## alpha
==> flow/design.v (excerpt) <==
module miniRV (
    input   wire                clk,
    input   wire                rst,
    input   wire[31:0]      inst_i,
    input   wire[31:0]      mem_rdata_i,
    output  wire[13:0]   inst_addr_o,
    output  wire[15:0]          mem_addr_o,
    output  wire                mem_wen_o,
    output  wire[31:0]      mem_wdata_o,
    output          debug_wb_have_inst,    
    output [31:0]   debug_wb_pc,           
    output          debug_wb_ena,          
    output [4:0]    debug_wb_reg,          
    output [31:0]   debug_wb_value         
);
Settings: LEC_CHECK=0, ABC_AREA=1, CAP_MARGIN=20, CELL_PAD_IN_SITES_DETAIL_PLACEMENT=1, CELL_PAD_IN_SITES_GLOBAL_PLACEMENT=1, CORE_MARGIN=5, CORE_UTILIZATION=38, CTS_CLUSTER_DIAMETER=134, HOLD_SLACK_MARGIN=-0.04, MAX_ROUTING_LAYER=met5, PLACE_DENSITY=0.45, SLEW_MARGIN=10, TNS_END_PERCENT=10; clock period 5.03 ns.
run.sh (not shown) runs the stock make flow with config.mk's settings and CLKGATE_MAP_FILE=.
Ran to the end and failed final checks on negative setup slack: alpha.
[inputs] beta vs alpha
Settings: CTS_CLUSTER_DIAMETER no longer set, was 134; ABC_AREA no longer set, was 1; CELL_PAD_IN_SITES_GLOBAL_PLACEMENT no longer set, was 1; CELL_PAD_IN_SITES_DETAIL_PLACEMENT no longer set, was 1; TNS_END_PERCENT no longer set, was 10; CORE_UTILIZATION now 40, was 38; PLACE_DENSITY no longer set, was 0.45; CORE_MARGIN now 2, was 5; MAX_ROUTING_LAYER no longer set, was met5; HOLD_SLACK_MARGIN no longer set, was -0.04; SLEW_MARGIN now 20, was 10; the clock period (ns, I/O delays scaled along) now 8.95, was 5.03.
### Flow results
- beta completed end to end with timing, DRC and antenna clean.
- Compared with alpha, beta shows sequential share of cell area higher by 7.7 points.
- beta ends up with lower total power than alpha does.
- alpha → beta: post-synthesis instance area dropped 3.5%, internal cell power dropped 49%.
- Number of antenna violations at the first check in global routing of beta falls short of that of alpha by more than 10%.
For gamma, these inputs were changed with respect to beta:
Settings: setting TNS_END_PERCENT to 5 for the first time; changing CORE_UTILIZATION from 40 to 57; setting CTS_CLUSTER_SIZE to 24 for the first time; changing the clock period (ns, I/O delays scaled along) from 8.95 to 5.03.
==> comparison <==
Number of antenna violations at the first check in global routing sits lower in gamma than in beta. Sort beta and gamma by non-clock buffer count, ascending, and beta comes first. The final report for gamma shows a completed flow and a layout that fails verification, specifically negative setup slack. In the flow results for beta and gamma, the worst-case headroom to the max-slew limit is larger on gamma. gamma against beta: clock-buffer cell count shows a reduction of 6.9%, routed length per instance shows an increase of 5.5%, reg-to-reg setup timing slack shows a reduction of 2620 ps, die size shows a reduction of about 30%, final worst setup slack shows a reduction of 2620 ps.
> inputs changed (gamma -> delta)
Settings: CTS_CLUSTER_SIZE no longer set, was 24; SLEW_MARGIN now 15, was 20; MAX_ROUTING_LAYER now met4, previously not set; ABC_AREA now 1, previously not set; CAP_MARGIN now 10, was 20; CORE_MARGIN now 5, was 2; PLACE_DENSITY now 0.45, previously not set; TNS_END_PERCENT now 10, was 5; CELL_PAD_IN_SITES_GLOBAL_PLACEMENT now 1, previously not set; CTS_CLUSTER_DIAMETER now 134, previously not set; HOLD_SLACK_MARGIN now -0.04, previously not set; CELL_PAD_IN_SITES_DETAIL_PLACEMENT now 1, previously not set; CORE_UTILIZATION now 38, was 57.
Notes after the runs:
| delta | all stages done | FAIL | negative setup slack |. Core outline area was higher in delta than in gamma. Changes observed in delta relative to gamma: wire length shows an increase of about 30%, clock network fraction of design power shows a reduction of 2.4 points. Hold slack is lower on delta. Comparing delta and gamma, the higher power is on delta. Diff delta and gamma: pin count of the biggest net entering global routing lower in gamma. Cell type of the slowest stage on the worst timing path: sky130_fd_sc_hd__dfrtp_2 -> delta, sky130_fd_sc_hd__dfrtp_1 -> gamma. | clock skew | delta vs gamma | 9.5 ps lower |.
No activity file was given, so power comes from the tool's default toggle rates.
